==> build 60 <==
==> flow/design.v <==
module fixed_point_adder_signed (
    input  signed [31:0] a,  
    input  signed [31:0] b,  
    output signed [31:0] result,  
    output overflow  
);
    wire signed [32:0] sum;  
    assign sum = a + b;
    assign result = sum[31:0];
    assign overflow = (sum[32] != sum[31]);
endmodule
module one_adder(a,result);
    input [2:0] a;
    output [2:0] result;
    wire    [3:0] sum;
    assign sum = a + 1;
    assign result = sum[2:0];
endmodule
module comparator(a,b,result);
input[2:0] a,b;
output result;
assign result = (a==b)?1'b1:1'b0;
endmodule
module controller(clk, rst, start, ready, error, ov_flag, flush, load, controller_inuse);
    input   clk, rst, start, ready, error, ov_flag;
    output reg  flush, load, controller_inuse;
    reg[1:0] ns, ps;
always @(posedge clk, negedge rst) begin
    if (~rst) begin
        ps <= 2'b00;
    end
    else
        ps<= ns;
end
always @(*) begin
    if ((ps == 2'b01) && (error)) begin
        ns = 2'b00;
    end
    else begin
    case(ps)
        2'b00: ns = start ? 2'b01 : 2'b00;
        2'b01: ns = ready ? 2'b01 : 2'b01;
        2'b10: ns = 2'b01;
        default : ns = 2'b00;
    endcase
    end
end
always @(*) begin
    {flush, load, controller_inuse} = 0;
    case(ps)
        2'b00: ;
        2'b01: begin controller_inuse = 1; load= (ready) ? 1'b1: 1'b0; end
        2'b10: begin controller_inuse = 1; load=1; end
        default: ;
    endcase
end
endmodule
module input_reg #(parameter size = 32)(clk,rst,load,data_in,data_out);
input clk,rst,load;
input [size-1:0]data_in;
output reg [size-1:0]data_out;
always @(posedge clk, negedge rst) begin
    if(~rst)
        data_out<=0;
    else begin
        if (load) begin
            data_out<=data_in;
        end
        else begin
            data_out<=0;
        end
    end
end
endmodule
module fixed_point_multiplier_signed (
    input  signed [7:0] a, 
    input  signed [15:0] b, 
    output signed [23:0] result, 
    output reg ov
);
    wire signed [23:0] full_product;
    assign full_product = a * b;
    assign result = full_product;
    always @(*) begin
        if((full_product>1)||(full_product<(-1)))
            ov=1;
        else
            ov=0;
    end
endmodule
module fixed_point_multiplier_signed_coef (
    input  signed [23:0] a, 
    input  signed [7:0] b, 
    output signed [31:0] result, 
    output reg ov
);
    wire signed [31:0] full_product;
    assign full_product = a * b;
    assign result = full_product;
    always @(*) begin
        if((full_product>1)||(full_product<(-1)))
            ov=1;
        else
            ov=0;
    end
endmodule
module mux_2to1 #(parameter size = 32 ) (
    input  [size-1:0] in0, 
    input  [size-1:0] in1, 
    input        sel, 
    output [size-1:0] out  
);
    assign out = (sel) ? in1 : in0;
endmodule
module register #(parameter size = 32)(clk,rst,flush,data_in,data_out);
input clk,rst,flush;
input [size-1:0]data_in;
output reg [size-1:0]data_out;
always @(posedge clk, negedge rst) begin
    if(~rst)
        data_out<=0;
    else begin
        if (flush) begin
            data_out<=0;
        end
        else begin
            data_out<=data_in;
        end
    end
end
endmodule
module datapath ( clk, rst, flush, load, x, n, controller_inuse, result, valid, ready, ov_flag);
input       clk,rst,flush,load;
input   [7:0]x;
input   [2:0]n;
input        controller_inuse;
output  [31:0]result;
output       valid;
output       ready;
output       ov_flag;
wire loop_stage1, inuse_stage1, loop_back_stage1;
wire [2:0] level_stage1, per_stage1;
wire [7:0] x_stage1;
wire [15:0] x_power_stage1;
wire [31:0] sum_stage1;
wire loop_stage2, inuse_stage2, loop_back_stage2;
wire [2:0] level_stage2, per_stage2;
wire [7:0] x_stage2;
wire [15:0] x_power_stage2;
wire [31:0] sum_stage2;
wire loop_stage3, inuse_stage3, loop_back_stage3;
wire [2:0] level_stage3, per_stage3;
wire [7:0] x_stage3;
wire [15:0] x_power_stage3;
wire [31:0] sum_stage3;
wire loop_stage4, inuse_stage4, loop_back_stage4;
wire [2:0] level_stage4, per_stage4;
wire [7:0] x_stage4;
wire [15:0] x_power_stage4;
wire [31:0] sum_stage4;
wire loop_stage4_out, inuse_stage4_out, loop_back_stage4_out;
wire [2:0] level_stage4_out, per_stage4_out;
wire [7:0] x_stage4_out;
wire [15:0] x_power_stage4_out;
wire [31:0] sum_stage4_out;
wire [7:0] x_input;
wire [2:0] n_input;
wire [11:0] overflow;
wire flush;
wire controller_inuse_input;
input_reg #(12)ir (
      .clk(clk),
      .rst(rst),
      .load(load),
      .data_in({x,n,controller_inuse}),
      .data_out({x_input,n_input,controller_inuse_input})     
);
mux_2to1 #(32) mux_sum_in(
     .in0(32'b0), 
     .in1(sum_stage4_out), 
     .sel(loop_stage4_out), 
     .out(sum_stage1)
);
mux_2to1 #(8) mux_x_in(
     .in0(x_input), 
     .in1(x_stage4_out), 
     .sel(loop_stage4_out), 
     .out(x_stage1)
);
mux_2to1 #(16) mux_xpower_in(
     .in0(16'b1000_0000_0000_0000), 
     .in1(x_power_stage4_out), 
     .sel(loop_stage4_out), 
     .out(x_power_stage1)
);
assign loop_back_stage1 = (loop_stage4_out) ? loop_stage4_out :1'b0;
assign loop_stage1 = (loop_stage4_out) ? 1'b0 :
                     (n_input>3)?1'b1:1'b0;
assign level_stage1 = (loop_stage4_out) ? level_stage4_out : 3'b0;
assign per_stage1 = (loop_stage4_out) ? per_stage4_out : n_input;
assign inuse_stage1 = (loop_stage4_out) ? inuse_stage4_out : controller_inuse_input;
wire [23:0] mul1_out;
wire [31:0] mul2_out;
wire [7:0] mux1_out;
wire [31:0] adder1_out;
wire [2:0] level_stage1_plus;
wire cmp_stage1,cmp_stage1_out ,valid_stage1;
fixed_point_adder_signed adder1 (
      .a(sum_stage1), 
      .b(mul2_out),
      .result(adder1_out), 
      .overflow(overflow[0]) 
);
fixed_point_multiplier_signed mul1 (
      .a(x_stage1), 
      .b(x_power_stage1), 
      .result(mul1_out), 
      .ov(overflow[1])
);
fixed_point_multiplier_signed_coef mul2 (
      .a(mul1_out), 
      .b(mux1_out), 
      .result(mul2_out), 
      .ov(overflow[2])
);
mux_2to1 #(8) mux1(
     .in0(8'b01000000), 
     .in1(8'b00001101), 
     .sel(loop_back_stage1), 
     .out(mux1_out)
);
register #(66) reg1(
    .clk(clk),
    .rst(rst),
    .flush(flush),
    .data_in({loop_stage1, inuse_stage1, loop_back_stage1,level_stage1_plus, per_stage1,cmp_stage1,
                x_stage1, mul1_out[23:8], adder1_out}),
    .data_out({loop_stage2, inuse_stage2, loop_back_stage2,level_stage2, per_stage2,cmp_stage1_out,
                 x_stage2, x_power_stage2, sum_stage2})
);
one_adder o1(
    .a(level_stage1),
    .result(level_stage1_plus)
);
comparator comp1(
    .a(level_stage1),
    .b(per_stage1),
    .result(cmp_stage1)
);
assign valid_stage1 = cmp_stage1_out & inuse_stage2;
wire [23:0] mul3_out;
wire [31:0] mul4_out;
wire [7:0] mux2_out;
wire [31:0] adder2_out;
wire [2:0] level_stage2_plus;
wire cmp_stage2, cmp_stage2_out, valid_stage2;
fixed_point_adder_signed adder2 (
      .a(sum_stage2), 
      .b(mul4_out),
      .result(adder2_out), 
      .overflow(overflow[3]) 
);
fixed_point_multiplier_signed mul3 (
      .a(x_stage2), 
      .b(x_power_stage2), 
      .result(mul3_out), 
      .ov(overflow[4])
);
fixed_point_multiplier_signed_coef mul4 (
      .a(mul3_out), 
      .b(mux2_out), 
      .result(mul4_out), 
      .ov(overflow[5])
);
mux_2to1 #(8) mux2(
     .in0(8'b11100000), 
     .in1(8'b11110101), 
     .sel(loop_back_stage2), 
     .out(mux2_out)
);
register #(66) reg2(
    .clk(clk),
    .rst(rst),
    .flush(flush),
    .data_in({loop_stage2, inuse_stage2, loop_back_stage2,level_stage2_plus, per_stage2,cmp_stage2,
                x_stage2, mul3_out[23:8], adder2_out}),
    .data_out({loop_stage3, inuse_stage3, loop_back_stage3,level_stage3, per_stage3,cmp_stage2_out,
                 x_stage3, x_power_stage3, sum_stage3})
);
one_adder o2(
    .a(level_stage2),
    .result(level_stage2_plus)
);
comparator comp2(
    .a(level_stage2),
    .b(per_stage2),
    .result(cmp_stage2)
);
assign valid_stage2 = cmp_stage2_out & inuse_stage3;
wire [23:0] mul5_out;
wire [31:0] mul6_out;
wire [7:0] mux3_out;
wire [31:0] adder3_out;
wire [2:0] level_stage3_plus;
wire cmp_stage3, cmp_stage3_out, valid_stage3;
fixed_point_adder_signed adder3 (
      .a(sum_stage3), 
      .b(mul6_out),
      .result(adder3_out), 
      .overflow(overflow[6]) 
);
fixed_point_multiplier_signed mul5 (
      .a(x_stage3), 
      .b(x_power_stage3), 
      .result(mul5_out), 
      .ov(overflow[7])
);
fixed_point_multiplier_signed_coef mul6 (
      .a(mul5_out), 
      .b(mux3_out), 
      .result(mul6_out), 
      .ov(overflow[8])
);
mux_2to1  #(8)mux3(
     .in0(8'b00010101), 
     .in1(8'b00001001), 
     .sel(loop_back_stage3), 
     .out(mux3_out)
);
register #(66) reg3(
    .clk(clk),
    .rst(rst),
    .flush(flush),
    .data_in({loop_stage3, inuse_stage3, loop_back_stage3,level_stage3_plus, per_stage3, cmp_stage3,
                x_stage3, mul5_out[23:8], adder3_out}),
    .data_out({loop_stage4, inuse_stage4, loop_back_stage4,level_stage4, per_stage4,cmp_stage3_out,
                 x_stage4, x_power_stage4, sum_stage4})
);
one_adder o3(
    .a(level_stage3),
    .result(level_stage3_plus)
);
comparator comp3(
    .a(level_stage3),
    .b(per_stage3),
    .result(cmp_stage3)
);
assign valid_stage3 = cmp_stage3_out & inuse_stage4;
wire [23:0] mul7_out;
wire [31:0] mul8_out;
wire [7:0] mux4_out;
wire [31:0] adder4_out;
wire [2:0] level_stage4_plus;
wire cmp_stage4,cmp_stage4_out, valid_stage4;
fixed_point_adder_signed adder4 (
      .a(sum_stage4), 
      .b(mul8_out),
      .result(adder4_out), 
      .overflow(overflow[9]) 
);
fixed_point_multiplier_signed mul7 (
      .a(x_stage4), 
      .b(x_power_stage4), 
      .result(mul7_out), 
      .ov(overflow[10])
);
fixed_point_multiplier_signed_coef mul8 (
      .a(mul7_out), 
      .b(mux4_out), 
      .result(mul8_out), 
      .ov(overflow[11])
);
mux_2to1  #(8) mux4(
     .in0(8'b11110000), 
     .in1(8'b11111000), 
     .sel(loop_back_stage4), 
     .out(mux4_out)
);
register #(66) reg4(
    .clk(clk),
    .rst(rst),
    .flush(flush),
    .data_in({loop_stage4, inuse_stage4, loop_back_stage4,level_stage4_plus, per_stage4,cmp_stage4,
                x_stage4, mul7_out[23:8], adder4_out}),
    .data_out({loop_stage4_out, inuse_stage4_out, loop_back_stage4_out,level_stage4_out, per_stage4_out,cmp_stage4_out,
                 x_stage4_out, x_power_stage4_out, sum_stage4_out})
);
one_adder o4(
    .a(level_stage4),
    .result(level_stage4_plus)
);
comparator comp4(
    .a(level_stage4),
    .b(per_stage4),
    .result(cmp_stage4)
);
assign valid_stage4 = cmp_stage4_out & inuse_stage4_out;
assign ov_flag = (valid_stage1)? overflow[0] :
                 (valid_stage2)? overflow[3] :
                 (valid_stage3)? overflow[6] :
                 (valid_stage4)? overflow[9] : 0;
assign ready = ~loop_stage4;
assign valid = (valid_stage1)||(valid_stage2)||(valid_stage3)||(valid_stage4);
assign result = (valid_stage1)? sum_stage2 :
                (valid_stage2)? sum_stage3 :
                (valid_stage3)? sum_stage4 :
                (valid_stage4)? sum_stage4_out : 0;
endmodule
module top_module (
    clk,
    rst,
    X,
    n,
    start,
    Y,
    valid,
    ready,
    overflow,
    error
);
input clk, rst, start;
input [7:0] X;
input [2:0] n;
output valid, ready, overflow, error;
output [31:0] Y;
wire flush,load,controller_inuse;
assign error = 1'b0;
datapath dp( .clk(clk),
             .rst(rst),
             .flush(flush),
             .load(load),
             .x(X),
             .n(n), 
             .controller_inuse(controller_inuse), 
             .result(Y), 
             .valid(valid), 
             .ready(ready), 
             .ov_flag(overflow)
            );
controller ctrl( .clk(clk), 
                 .rst(rst), 
                 .start(start), 
                 .ready(ready), 
                 .error(error), 
                 .ov_flag(overflow), 
                 .flush(flush), 
                 .load(load), 
                 .controller_inuse(controller_inuse)
                );
endmodule
==> flow/run.sh <==
#!/bin/bash
# the make line also repeats each setting of config.mk as NAME=value (left out here)
make -C /OpenROAD-flow-scripts/flow DESIGN_CONFIG=/design/flow/config.mk WORK_HOME=/design/flow/orfs CLKGATE_MAP_FILE= finish
==> flow/config.mk <==
export PLATFORM = sky130hd
export DESIGN_NAME = top_module
export DESIGN_NICKNAME = top_module
export VERILOG_FILES = /design/flow/design.v
export SDC_FILE = /design/flow/constraint.sdc
export NUM_CORES = 4
export LEC_CHECK = 0
export ABC_AREA = 1
export CAP_MARGIN = 20
export CORE_MARGIN = 2
export CORE_UTILIZATION = 71
export CTS_CLUSTER_SIZE = 40
export PLACE_DENSITY_LB_ADDON = 0.06
export SLEW_MARGIN = 20
==> flow/constraint.sdc <==
create_clock -name core_clock -period 10.6 [get_ports {clk}]
set_input_delay 2.1200 -clock core_clock [delete_from_list [all_inputs] [get_ports {clk}]]
set_output_delay 2.1200 -clock core_clock [all_outputs]
set_load 0.01 [all_outputs]
==> inputs of trial 3, as changes to build 60 <==
CORE_UTILIZATION = 72   (was 71)
CTS_CLUSTER_DIAMETER = 303   (was not set)
CTS_CLUSTER_SIZE = not set   (was 40)
GPL_ROUTABILITY_DRIVEN = 1   (was not set)
MIN_ROUTING_LAYER = met1   (was not set)
PLACE_DENSITY_LB_ADDON = 0.16   (was 0.06)
SETUP_SLACK_MARGIN = 0.33   (was not set)
TNS_END_PERCENT = 35   (was not set)
==> flow/constraint.sdc (replaced) <==
create_clock -name core_clock -period 12.2 [get_ports {clk}]
set_input_delay 2.4400 -clock core_clock [delete_from_list [all_inputs] [get_ports {clk}]]
set_output_delay 2.4400 -clock core_clock [all_outputs]
set_load 0.01 [all_outputs]
==> run notes <==
Results of the run.

The flow ran to the end and the layout has no timing, DRC or antenna violations. The detailed router reports a met2 wire length of 58400 µm. The worst path required time is 9760 ps. The post-route utilization of the core is recorded as 79.80%.

The post-placement cell area is 46590 µm². The highest cell delay on the worst timing path is 590 ps. Counting I/O delays and the setup requirement, the final critical path takes 11670 ps. The final weighted congestion in routability-driven placement is 0.9972.
the above is filed under trial 3

==> run notes <==
Results of the run.

The flow ran to the end, but the layout failed its checks. Failing layout checks were recorded as setup timing. In the detailed route, the total length drawn on met2 is 64960 µm. The final number of setup-violating endpoints is 2. The core utilization of the finished layout is 86.89%. The least setup slack across all paths after layout is -1231 ps. In this design, the stage delay of the slowest critical-path cell is 570 ps.
the above is filed under build 60


==> job 9578: inputs <==
RTL: the design.v shown in full above, as it stands there.
Settings: LEC_CHECK=0, ABC_AREA=1, CAP_MARGIN=20, CELL_PAD_IN_SITES_DETAIL_PLACEMENT=1, CORE_MARGIN=9, CORE_UTILIZATION=59, CTS_CLUSTER_DIAMETER=303, GPL_ROUTABILITY_DRIVEN=1, MAX_ROUTING_LAYER=met4, MIN_ROUTING_LAYER=met2, SETUP_SLACK_MARGIN=0.33, SLEW_MARGIN=20, TNS_END_PERCENT=30; clock period 8.0 ns.
run.sh (not shown) runs the stock make flow with config.mk's settings and CLKGATE_MAP_FILE=.
==> job 5277: changes against job 9578 <==
Settings changed: ABC_AREA 1 to default, CELL_PAD_IN_SITES_DETAIL_PLACEMENT 1 to default, CORE_MARGIN 9 to 2, CORE_UTILIZATION 59 to 71, CTS_CLUSTER_DIAMETER 303 to default, CTS_CLUSTER_SIZE from default to 40, GPL_ROUTABILITY_DRIVEN 1 to default, MAX_ROUTING_LAYER met4 to default, MIN_ROUTING_LAYER met2 to default, SETUP_SLACK_MARGIN 0.33 to default, TNS_END_PERCENT 30 to default.
==> flow/constraint.sdc (replaced) <==
create_clock -name core_clock -period 11.7 [get_ports {clk}]
set_input_delay 2.3400 -clock core_clock [delete_from_list [all_inputs] [get_ports {clk}]]
set_output_delay 2.3400 -clock core_clock [all_outputs]
set_load 0.01 [all_outputs]
==> job 4249: changes against job 9578 <==
Settings changed: ABC_AREA 1 to default, CORE_MARGIN 9 to 2, CORE_UTILIZATION 59 to 40, CTS_CLUSTER_DIAMETER 303 to default, GPL_ROUTABILITY_DRIVEN 1 to default, PLACE_DENSITY_LB_ADDON from default to 0.07, SETUP_SLACK_MARGIN 0.33 to default, SLEW_MARGIN 20 to 25, TNS_END_PERCENT 30 to default.
==> flow/constraint.sdc (replaced) <==
create_clock -name core_clock -period 16.8 [get_ports {clk}]
set_input_delay 3.3600 -clock core_clock [delete_from_list [all_inputs] [get_ports {clk}]]
set_output_delay 3.3600 -clock core_clock [all_outputs]
set_load 0.01 [all_outputs]
==> job 6032: changes against job 9578 <==
Settings changed: CELL_PAD_IN_SITES_DETAIL_PLACEMENT 1 to 2, CELL_PAD_IN_SITES_GLOBAL_PLACEMENT from default to 3, CORE_MARGIN 9 to 5, CTS_CLUSTER_SIZE from default to 11, GPL_ROUTABILITY_DRIVEN 1 to 0, MAX_ROUTING_LAYER met4 to met5, SETUP_SLACK_MARGIN 0.33 to default, SLEW_MARGIN 20 to 15.
==> notes <==
Job 4249 ran to the end with no violations. Job 9578 died in detailed placement with DPL-0033. Job 5277 reached the layout checks and failed them: negative setup slack. Job 6032 aborted during global placement without I/O. Clock-buffer cell count: job 4249 is higher than job 5277 (4). The highest die size belongs to job 4249, the lowest to job 5277. Against job 4249, the global-route usage of job 5277 is higher by 1.3 points. In job 4249 the design area is lower than in job 5277, by about 8%.
